==> 11-21: inputs <==
## maxfinder
module maxfinder(clk, rst, start, x1, x2, x3, x4, eps, done, result);
clock: 9.0 ns
lec_check: 0
cap_margin: 10
core_margin: 9
core_utilization: 15
cts_cluster_diameter: 95
cts_cluster_size: 11
gpl_timing_driven: 0
min_routing_layer: met1
slew_margin: 10
run.sh (not shown) runs the stock make flow with config.mk's settings and CLKGATE_MAP_FILE=.
==> 06-20 (differences from 11-21) <==
- ABC_AREA: unset -> 1
- CAP_MARGIN: 10 -> 25
- CELL_PAD_IN_SITES_DETAIL_PLACEMENT: unset -> 2
- CELL_PAD_IN_SITES_GLOBAL_PLACEMENT: unset -> 2
- CORE_ASPECT_RATIO: unset -> 0.51
- MIN_ROUTING_LAYER: met1 -> met2
==> flow/constraint.sdc (replaced) <==
create_clock -name core_clock -period 6.48 [get_ports {clk}]
set_input_delay 1.2960 -clock core_clock [delete_from_list [all_inputs] [get_ports {clk}]]
set_output_delay 1.2960 -clock core_clock [all_outputs]
set_load 0.01 [all_outputs]
==> 10-04 (differences from 11-21) <==
- CAP_MARGIN: 10 -> 20
- CORE_MARGIN: 9 -> 2
- CORE_UTILIZATION: 15 -> 40
- CTS_CLUSTER_DIAMETER: 95 -> 400
- CTS_CLUSTER_SIZE: 11 -> 100
- GPL_TIMING_DRIVEN: 0 -> unset
- MIN_ROUTING_LAYER: met1 -> unset
- SETUP_SLACK_MARGIN: unset -> -0.88
- SLEW_MARGIN: 10 -> 20
==> 01-07 (differences from 11-21) <==
- CORE_MARGIN: 9 -> 2
- CORE_UTILIZATION: 15 -> 40
- CTS_CLUSTER_DIAMETER: 95 -> unset
- MIN_ROUTING_LAYER: met1 -> unset
- SLEW_MARGIN: 10 -> 20
==> changes_impl.md <==
## Implementation

* Seq share, synth at 18.5%
* Wire per inst at 18.7 µm
* Final HPWL DP at 42.2 mm
* Status: no timing/DRC/antenna violations
* Die Size at 0.0952 mm²
* Clock buffer count in the final layout at 28
* Met2 Use GR at 14.9%
(the above is from 06-20)
==> changes_impl.md <==
## Implementation

* Seq share, synth at ~19%
* Wire per inst at 15.9 µm
* Final HPWL DP at 23.8 mm
* Die Size at 0.0328 mm²
* Status: no timing/DRC/antenna violations
* Top Consumer: combinational logic
* Aoi share at 10.4%
* CTS root buf: clkbuf_16
(the above is from 10-04)
==> changes_impl.md <==
## Implementation

* Met2 Use GR at 11.9%
* Die Size at between 0.09 and 0.1 mm²
* Status: no timing/DRC/antenna violations
* Final HPWL DP at 26.5 mm
* Wire per inst at 12.7 µm
(the above is from 11-21)
==> changes_impl.md <==
## Implementation

* Status: no timing/DRC/antenna violations
* Seq share, synth at 18.5%
* Clock buffer count in the final layout at 17
* Wire per inst at 17.1 µm
* Met2 Use GR at 34.5%
* Final HPWL DP at 25.8 mm
(the above is from 01-07)

========
==> try-delta: inputs <==
maxfinder again, from the RTL that the note above started with.
clock: 7.95 ns
lec_check: 0
cap_margin: 30
cell_pad_in_sites_detail_placement: 2
cell_pad_in_sites_global_placement: 3
core_aspect_ratio: 0.93
core_margin: 8
core_utilization: 35
gpl_routability_driven: 1
max_routing_layer: met4
min_routing_layer: met2
place_density_lb_addon: 0.19
slew_margin: 20
tns_end_percent: 90
==> try-zinc (differences from try-delta) <==
==> flow/config.mk (replaced) <==
export PLATFORM = sky130hd
export DESIGN_NAME = maxfinder
export DESIGN_NICKNAME = maxfinder
export VERILOG_FILES = /design/flow/design.v
export SDC_FILE = /design/flow/constraint.sdc
export NUM_CORES = 4
export LEC_CHECK = 0
export ABC_AREA = 1
export CAP_MARGIN = 20
export CORE_MARGIN = 2
export CORE_UTILIZATION = 72
export CTS_CLUSTER_SIZE = 74
export PLACE_DENSITY = 0.67
export SLEW_MARGIN = 20
==> flow/constraint.sdc (replaced) <==
create_clock -name core_clock -period 5.01 [get_ports {clk}]
set_input_delay 1.0020 -clock core_clock [delete_from_list [all_inputs] [get_ports {clk}]]
set_output_delay 1.0020 -clock core_clock [all_outputs]
set_load 0.01 [all_outputs]
==> comparison table <==
quantity                                                                                  try-zinc                              try-delta
Amount of wire on met2 after detailed routing                                            18,660 um                              21,490 um
Number of buffers and inverters on the critical path                                             8                                      5
Overall die height                                                                        136.1 um                               198.5 um
Clock Skew                                                                             0.008286 ns                             0.01314 ns
Upper clock frequency limit                                                              192.9 MHz                              151.0 MHz
Critical path depth in cells                                                                    26                                     25
Post-route minimum period                                                                 5.184 ns                               6.624 ns
Area delta synth->final                                                                     24.52%                                 11.49%
Fin Hold WS                                                                              0.4653 ns                              0.4692 ns
Areal power density over the cells                                                   421.0 nW/um^2                          226.0 nW/um^2
CP Capture Point                                              datapath.my_x3.reg0.out$_SDFFE_PP0P_   datapath.my_x1.reg1.out$_SDFFE_PP0P_
Cell total in the yosys stat output                                                          1,543                                  1,384
Met1 Track Usage GR                                                                         44.20%                                     0%
Clk Latency, worst-skew pair                                                               0.42 ns                                0.44 ns
First-pass GRT wire length                                                               52,830 um                              60,820 um
Multi-input gate count                                                                       1,008                                    991
Proportion of power drawn by the clock network                                               17.0%                                  26.2%
Width of the die                                                                          136.1 um                               212.2 um
Hold path startpoint                                         datapath.my_ix2.reg1.out$_SDFFE_PP0N_  datapath.my_ix3.reg0.out$_SDFFE_PP0N_
Relative contribution of combinational cells to total power                                  65.3%                                  51.1%
Global router's overall resource usage                                                      37.47%                                 30.24%
Vias per std cell                                                                            5.742                                  6.658
Endpoint of the lowest-slack register-to-register path        datapath.my_x3.reg0.out$_SDFFE_PP0P_   datapath.my_x1.reg1.out$_SDFFE_PP0P_
Run status                                                                finished with violations       no timing/DRC/antenna violations
Violated checks                                                               negative setup slack                                      -
Power figures rest on the tool's default switching activity, not on a simulated workload.
